==> try-tundra: inputs <==
## i16_biquad
module i16_biquad(
    input CLK, RST,
    input unsigned [15:0] A,
    output signed [15:0] B,
    input signed [15:0] b_0,
    input signed [15:0] b_1,
    input signed [15:0] b_2,
    input signed [15:0] a_1,
    input signed [15:0] a_2
);
wire signed [17:0] feedback;
wire signed [31:0] P_b0;
wire signed [31:0] P_b1;
wire signed [31:0] P_b2;
wire signed [33:0] P_a1;
wire signed [33:0] P_a2;
wire signed [35:0] S_0;
wire signed [35:0] S_1;
wire signed [35:0] S_2;
wire signed [35:0] Z_0;
wire signed [35:0] Z_1;
i16_mul mul_b0(
    .A(A),
    .B(b_0),
    .P(P_b0)
);
i16_mul mul_b1(
    .A(A),
    .B(b_1),
    .P(P_b1)
);
i16_mul mul_b2(
    .A(A),
    .B(b_2),
    .P(P_b2)
);
i18_mul mul_a1(
    .A(feedback),
    .B_coef(a_1),
    .P(P_a1)
);
i18_mul mul_a2(
    .A(feedback),
    .B_coef(a_2),
    .P(P_a2)
);
i36_acc ACC_0(
    .A(P_a2),
    .B(P_b2),
    ._Z(36'sd0),
    .S(S_0)
);
i36_acc ACC_1(
    .A(P_a1),
    .B(P_b1),
    ._Z(Z_0),
    .S(S_1)
);
i36_acc ACC_2(
    .A(34'sd0),
  ...
clock: 9.14 ns
lec_check: 0
abc_area: 1
cap_margin: 20
core_margin: 2
core_utilization: 72
cts_cluster_diameter: 242
cts_cluster_size: 99
place_density: 0.41
setup_slack_margin: 2.66
slew_margin: 20
tns_end_percent: 10
run.sh (not shown) runs the stock make flow with config.mk's settings and CLKGATE_MAP_FILE=.
==> inputs of try-maple, as changes to try-tundra <==
--- a/flow/config.mk
+++ b/flow/config.mk
@@ -10,8 +10,6 @@
 export CORE_MARGIN = 2
-export CORE_UTILIZATION = 72
-export CTS_CLUSTER_DIAMETER = 242
-export CTS_CLUSTER_SIZE = 99
-export PLACE_DENSITY = 0.41
-export SETUP_SLACK_MARGIN = 2.66
+export CORE_UTILIZATION = 71
+export CTS_CLUSTER_DIAMETER = 373
+export CTS_CLUSTER_SIZE = 100
+export SETUP_SLACK_MARGIN = -0.58
 export SLEW_MARGIN = 20
-export TNS_END_PERCENT = 10
==> flow/constraint.sdc (replaced) <==
create_clock -name core_clock -period 5.8 [get_ports {CLK}]
set_input_delay 1.1600 -clock core_clock [delete_from_list [all_inputs] [get_ports {CLK}]]
set_output_delay 1.1600 -clock core_clock [all_outputs]
set_load 0.01 [all_outputs]
==> run_summary.xml <==
<?xml version="1.0" encoding="UTF-8"?>
<metrics>
  <group name="timing">
    <metric name="post-route-worst-setup-slack" unit="ns">-4.07</metric>
    <metric name="report.final.setup_viol" unit="">82</metric>
    <metric name="worst_hold_slack" unit="ns">0.650</metric>
    <metric name="post_route_clock_skew" unit="ns">0.0212</metric>
  </group>
  <group name="clock_network">
    <metric name="post_cts_buffers" unit="">71</metric>
  </group>
  <group name="outcome">
    <metric name="status" unit="">complete, but fails checks</metric>
    <metric name="so_faults" unit="">negative setup slack</metric>
  </group>
  <group name="floorplanning">
    <metric name="floorplan.die.width" unit="um">289</metric>
    <metric name="placement_rows" unit="">104</metric>
  </group>
  <group name="finish">
    <metric name="comb_area" unit="mm2">0.0497</metric>
  </group>
  <group name="placement">
    <metric name="placed_cells_incl_taps" unit="">8476</metric>
  </group>
  <group name="global_routing">
    <metric name="grt_util_met3" unit="%">16.1</metric>
  </group>
</metrics>
Source of the figures above: try-tundra

==> run_summary.xml <==
<?xml version="1.0" encoding="UTF-8"?>
<metrics>
  <group name="placement">
    <metric name="placed_cells_incl_taps" unit="">8560</metric>
  </group>
  <group name="floorplanning">
    <metric name="floorplan.die.width" unit="um">291</metric>
    <metric name="placement_rows" unit="">105</metric>
  </group>
  <group name="outcome">
    <metric name="so_faults" unit="">negative setup slack</metric>
    <metric name="status" unit="">complete, but fails checks</metric>
  </group>
  <group name="global_routing">
    <metric name="grt_util_met3" unit="%">15.8</metric>
  </group>
  <group name="timing">
    <metric name="post_route_clock_skew" unit="ns">0.0171</metric>
    <metric name="rsz0062_at_grt" unit="">yes</metric>
    <metric name="report.final.setup_viol" unit="">87</metric>
    <metric name="worst_hold_slack" unit="ns">0.639</metric>
    <metric name="post-route-worst-setup-slack" unit="ns">-6.74</metric>
  </group>
  <group name="clock_network">
    <metric name="post_cts_buffers" unit="">45</metric>
  </group>
  <group name="synthesis">
    <metric name="synth_top_area_share" unit="%">55.7</metric>
  </group>
  <group name="finish">
    <metric name="comb_area" unit="mm2">0.0502</metric>
  </group>
</metrics>
Source of the figures above: try-maple


* * *

==> wip/lagoon: inputs <==
==> flow/design.v <==
module i16_mul(
    input signed [15:0] A,
    input signed [15:0] B,
    output signed [31:0] P
);
assign P = A * B;
endmodule
module i18_mul(
    input signed [17:0] A,
    input signed [15:0] B_coef,
    output signed [33:0] P
);
assign P = A * B_coef;
endmodule
module i36_acc(
    input signed [33:0] A,
    input signed [31:0] B,
    input signed [35:0] _Z,
    output signed [35:0] S
);
wire signed [35:0] A_ext = {{2{A[33]}}, A};
wire signed [35:0] B_ext = {{4{B[31]}}, B};
assign S = A_ext + B_ext + _Z;
endmodule
module i36_delay(
    input CLK,
    input RST,
    input signed [35:0] STORE,
    output reg signed [35:0] READ
);
always @ (posedge CLK, negedge RST) begin
    if (!RST) begin
        READ <= 0;
    end else begin
        READ <= STORE;
    end
end
endmodule
module i36_trunc(
    input signed [35:0] A,
    output reg signed [15:0] B_sat,
    output reg signed [17:0] B
);
wire signed [35:0] shifted_inter = (A >>> 14);
wire signed [21:0] shifted = shifted_inter[21:0];
always @(*) begin
    B = $signed(shifted[17:0]);
    if (shifted > 22'sd32767) B_sat = 16'sd32767;
    else if (shifted < -22'sd32768) B_sat = -16'sd32768;
    else B_sat = $signed(shifted[15:0]);
end
endmodule
module i16_biquad(
    input CLK, RST,
    input unsigned [15:0] A,
    output signed [15:0] B,
    input signed [15:0] b_0,
    input signed [15:0] b_1,
    input signed [15:0] b_2,
    input signed [15:0] a_1,
    input signed [15:0] a_2
);
wire signed [17:0] feedback;
wire signed [31:0] P_b0;
wire signed [31:0] P_b1;
wire signed [31:0] P_b2;
wire signed [33:0] P_a1;
wire signed [33:0] P_a2;
wire signed [35:0] S_0;
wire signed [35:0] S_1;
wire signed [35:0] S_2;
wire signed [35:0] Z_0;
wire signed [35:0] Z_1;
i16_mul mul_b0(
    .A(A),
    .B(b_0),
    .P(P_b0)
);
i16_mul mul_b1(
    .A(A),
    .B(b_1),
    .P(P_b1)
);
i16_mul mul_b2(
    .A(A),
    .B(b_2),
    .P(P_b2)
);
i18_mul mul_a1(
    .A(feedback),
    .B_coef(a_1),
    .P(P_a1)
);
i18_mul mul_a2(
    .A(feedback),
    .B_coef(a_2),
    .P(P_a2)
);
i36_acc ACC_0(
    .A(P_a2),
    .B(P_b2),
    ._Z(36'sd0),
    .S(S_0)
);
i36_acc ACC_1(
    .A(P_a1),
    .B(P_b1),
    ._Z(Z_0),
    .S(S_1)
);
i36_acc ACC_2(
    .A(34'sd0),
    .B(P_b0),
    ._Z(Z_1),
    .S(S_2)
);
i36_delay DELAY_0(
    .CLK(CLK),
    .RST(RST),
    .STORE(S_0),
    .READ(Z_0)
);
i36_delay DELAY_1(
    .CLK(CLK),
    .RST(RST),
    .STORE(S_1),
    .READ(Z_1)
);
i36_trunc OUT(
    .A(S_2),
    .B(feedback),
    .B_sat(B)
);
endmodule
==> flow/run.sh <==
#!/bin/bash
# the make line also repeats each setting of config.mk as NAME=value (left out here)
make -C /OpenROAD-flow-scripts/flow DESIGN_CONFIG=/design/flow/config.mk WORK_HOME=/design/flow/orfs CLKGATE_MAP_FILE= finish
==> flow/config.mk <==
export PLATFORM = sky130hd
export DESIGN_NAME = i16_biquad
export DESIGN_NICKNAME = i16_biquad
export VERILOG_FILES = /design/flow/design.v
export SDC_FILE = /design/flow/constraint.sdc
export NUM_CORES = 4
export LEC_CHECK = 0
export ABC_AREA = 1
export CAP_MARGIN = 20
export CORE_MARGIN = 2
export CORE_UTILIZATION = 72
export CTS_CLUSTER_DIAMETER = 366
export CTS_CLUSTER_SIZE = 99
export GPL_ROUTABILITY_DRIVEN = 0
export PLACE_DENSITY = 0.42
export SLEW_MARGIN = 20
export TNS_END_PERCENT = 10
==> flow/constraint.sdc <==
create_clock -name core_clock -period 9.36 [get_ports {CLK}]
set_input_delay 1.8720 -clock core_clock [delete_from_list [all_inputs] [get_ports {CLK}]]
set_output_delay 1.8720 -clock core_clock [all_outputs]
set_load 0.01 [all_outputs]
==> wip/onyx: changes against wip/lagoon <==
==> flow/config.mk (replaced) <==
export PLATFORM = sky130hd
export DESIGN_NAME = i16_biquad
export DESIGN_NICKNAME = i16_biquad
export VERILOG_FILES = /design/flow/design.v
export SDC_FILE = /design/flow/constraint.sdc
export NUM_CORES = 4
export LEC_CHECK = 0
export CAP_MARGIN = 20
export CORE_MARGIN = 2
export CORE_UTILIZATION = 59
export CTS_CLUSTER_SIZE = 97
export PLACE_DENSITY = 0.38
export SLEW_MARGIN = 20
export TNS_END_PERCENT = 35
==> flow/constraint.sdc (replaced) <==
create_clock -name core_clock -period 12.5 [get_ports {CLK}]
set_input_delay 2.5000 -clock core_clock [delete_from_list [all_inputs] [get_ports {CLK}]]
set_output_delay 2.5000 -clock core_clock [all_outputs]
set_load 0.01 [all_outputs]
==> wip/fjord: changes against wip/lagoon <==
==> flow/config.mk (replaced) <==
export PLATFORM = sky130hd
export DESIGN_NAME = i16_biquad
export DESIGN_NICKNAME = i16_biquad
export VERILOG_FILES = /design/flow/design.v
export SDC_FILE = /design/flow/constraint.sdc
export NUM_CORES = 4
export LEC_CHECK = 0
export CAP_MARGIN = 20
export CORE_MARGIN = 2
export CORE_UTILIZATION = 40
export SLEW_MARGIN = 20
==> flow/constraint.sdc (replaced) <==
create_clock -name core_clock -period 16.0 [get_ports {CLK}]
set_input_delay 3.2000 -clock core_clock [delete_from_list [all_inputs] [get_ports {CLK}]]
set_output_delay 3.2000 -clock core_clock [all_outputs]
set_load 0.01 [all_outputs]
==> results <==
Between wip/fjord and wip/lagoon, the lower synthesized cell count is in wip/fjord (gap 12%, measured against wip/lagoon).
Routed wire length, highest first: wip/lagoon, wip/fjord, wip/onyx.
The lowest worst hold slack belongs to wip/fjord, the highest to wip/onyx.
Between wip/onyx and wip/fjord, the lower non-clock buffer count is in wip/fjord (gap 144).
wip/fjord finished clean. wip/onyx reached the layout checks and failed them: setup timing. wip/lagoon produced a layout that fails on setup timing.
In sequential cell count, wip/fjord and wip/lagoon do not differ.
The lowest core utilization belongs to wip/fjord, the highest to wip/lagoon.
==> figures <==
item	wip/lagoon	wip/fjord	wip/onyx
Clock network area share	0.4574%	0.4688%	0.4443%
Starting density of the core	72.65%	40.14%	59.49%
Area growth from synthesis to layout	20.13%	13.83%	16.18%
Detailed placer's ending HPWL	154700 µm	129600 µm	125000 µm
Tightest Pin Transition	892.5 ps	1165 ps	1169 ps
Worst path bufs/invs	20	18	17
Run status	complete, but fails checks	no timing/DRC/antenna violations	complete, but fails checks
Violated checks	setup timing	-	setup timing
Global Route met1 Usage	54.38%	29.39%	43.19%
Logic area	49890 µm²	48760 µm²	49690 µm²
Adders+Majority by Area	64.32%	65.52%	65.52%
ANT cells	8	3	3
Yosys cell count	6842	6004	6004
Reg-to-reg setup timing slack	-1970 ps	3930 ps	590 ps
